==> job 2269: inputs <==
## SingleCycle_Top
module SingleCycle_Top
(
	input				CLK	,
	input				RST	,
	output [9:0]	IMEM_ADDR	,
	input	 [15:0]	IMEM_RDATA	,
	output [9:0]	DMEM_ADDR	,
	output [15:0]	DMEM_WDATA	,
	output			DMEM_WE		,
	input	 [15:0]	DMEM_RDATA
);
	wire [15:0] sel_pc_out;
	wire [15:0] pc_out;
	wire [15:0] im_out;
	wire [15:0] alu_in;
	wire [15:0] rd1;
	wire [15:0] rd2;
	wire [15:0] alu_imm_out;
	wire [15:0] alu_out;
	wire [15:0] alu_bypass_out;
	wire [15:0] aux_out;
	wire [15:0] mem_out;
	wire [15:0] mem_bypass_out;
	wire [15:0] store_pc_out;
	wire [15:0] sum_imm_out;
	wire               comp;
	wire               sel_pc;    
	wire               sum_imm;   
	wire               store_pc;  
	wire               reg_we;    
	wire               alu_imm;   
	typedefs::alu_opcode_t alu_ctrl;  
	wire               alu_bypass;
	wire					 alu_feedback_in;
	wire               mem_we;    
	wire               mem_bypass;
	Controller control_block(
		.clk(CLK), 
		.op(typedefs::opcode_t'(im_out[15:10])), 
		.comp(comp), 
		.sel_PC(sel_pc), 
		.sum_imm(sum_imm), 
		.store_pc(store_pc), 
		.reg_we(reg_we), 
		.alu_imm(alu_imm), 
		.alu_ctrl(alu_ctrl), 
		.alu_bypass(alu_bypass),
		.alu_feedback_in(alu_feedback_in),
		.mem_we(mem_we), 
		.mem_bypass(mem_bypass)
	);
	Mux2x1 feedback_mux(
		.a(rd1), 
		.b(aux_out), 
		.sel(alu_feedback_in), 
		.out(alu_in)
	);
	Mux2x1 pc_mux(
		.a(pc_out + sum_imm_out), 
		.b(aux_out), 
		.sel(sel_pc), 
		.out(sel_pc_out)
	);
	Mux2x1 sum_imm_mux(
		.a(16'h1), 
		.b(aux_out), 
		.sel(sum_imm), 
		.out(sum_imm_out)
	);
	Reg pc(
		.in(sel_pc_out), 
		.clk(CLK),
		.rst(RST), 
		.out(pc_out)
	);
	assign IMEM_ADDR = pc_out[9:0];
	assign im_out    = IMEM_RDATA;
	RegFile reg_file(
		.a1(im_out[9:5]), 
		.a2(im_out[4:0]), 
		.wdata(store_pc_out), 
		.we(reg_we), 
		.clk(CLK),
		.rst(RST),
		.rd1(rd1), 
		.rd2(rd2)
	);
	Mux2x1 alu_imm_mux(
		.a(rd2), 
  ...
make LEC_CHECK=0 ABC_AREA=1 CAP_MARGIN=30 CORE_ASPECT_RATIO=1.81 CORE_MARGIN=2 CORE_UTILIZATION=36 CTS_CLUSTER_SIZE=21 GPL_ROUTABILITY_DRIVEN=0 GPL_TIMING_DRIVEN=0 HOLD_SLACK_MARGIN=0.27 SLEW_MARGIN=25 TNS_END_PERCENT=75 finish   # period 21.2 ns
run.sh (not shown) runs the stock make flow with config.mk's settings and CLKGATE_MAP_FILE=.
==> job 5847 (differences from job 2269) <==
ABC_AREA = not set   (was 1)
CAP_MARGIN = 20   (was 30)
CORE_ASPECT_RATIO = not set   (was 1.81)
CORE_UTILIZATION = 58   (was 36)
CTS_CLUSTER_SIZE = 43   (was 21)
GPL_ROUTABILITY_DRIVEN = not set   (was 0)
GPL_TIMING_DRIVEN = not set   (was 0)
HOLD_SLACK_MARGIN = not set   (was 0.27)
SETUP_SLACK_MARGIN = 2.25   (was not set)
SLEW_MARGIN = 20   (was 25)
TNS_END_PERCENT = not set   (was 75)
==> flow/constraint.sdc (replaced) <==
create_clock -name core_clock -period 8.66 [get_ports {CLK}]
set_input_delay 1.7320 -clock core_clock [delete_from_list [all_inputs] [get_ports {CLK}]]
set_output_delay 1.7320 -clock core_clock [all_outputs]
set_load 0.01 [all_outputs]
==> comparison table <==
metric                                                                          job 2269                  job 5847
Area share of fa/ha/maj cells after synthesis                                     0.0255                    0.0252
Number of placement rows                                                             150                        88
Yosys top cell area share                                                          0.385                     0.380
Y dimension of the die                                                            413 um                    245 um
Portion of the post-synthesis area used by sequential elements                     0.409                     0.404
Multiplexer fraction of the synthesized cell area                                      0                    0.0261
Number of instances resized during post-cts repair                                     0                       349
Simple Share, Synth                                                                0.312                     0.256
Worst slack, placed                                                              1.05 ns                  -2.72 ns
Post-CTS setup buffers                                                                 0                        34
Placed Area                                                                  0.0358 mm^2               0.0428 mm^2
Cells after synthesis                                                               4805                      4095
Count of unique library cells instantiated by Yosys                                   51                       114
Final HPWL from detailed placement                                             174000 um                 136000 um
Post-Place Cells                                                                    6109                      5555
Chip Area                                                                    0.0950 mm^2               0.0601 mm^2
Post-synth area from yosys stat                                              0.0333 mm^2               0.0337 mm^2
Complex Gates by Area                                                              0.168                     0.222
Number of clock buffers inserted by TritonCTS                                         50                        59
Mean cell area of the mapped netlist                                           6.93 um^2                 8.23 um^2
IO Port Bufs                                                                          68                        70
Run status                                                                did not finish            did not finish
Stage where the flow stopped                                    global routing (5_1_grt)  global routing (5_1_grt)
Net count after synthesis                                                           4905                      4195
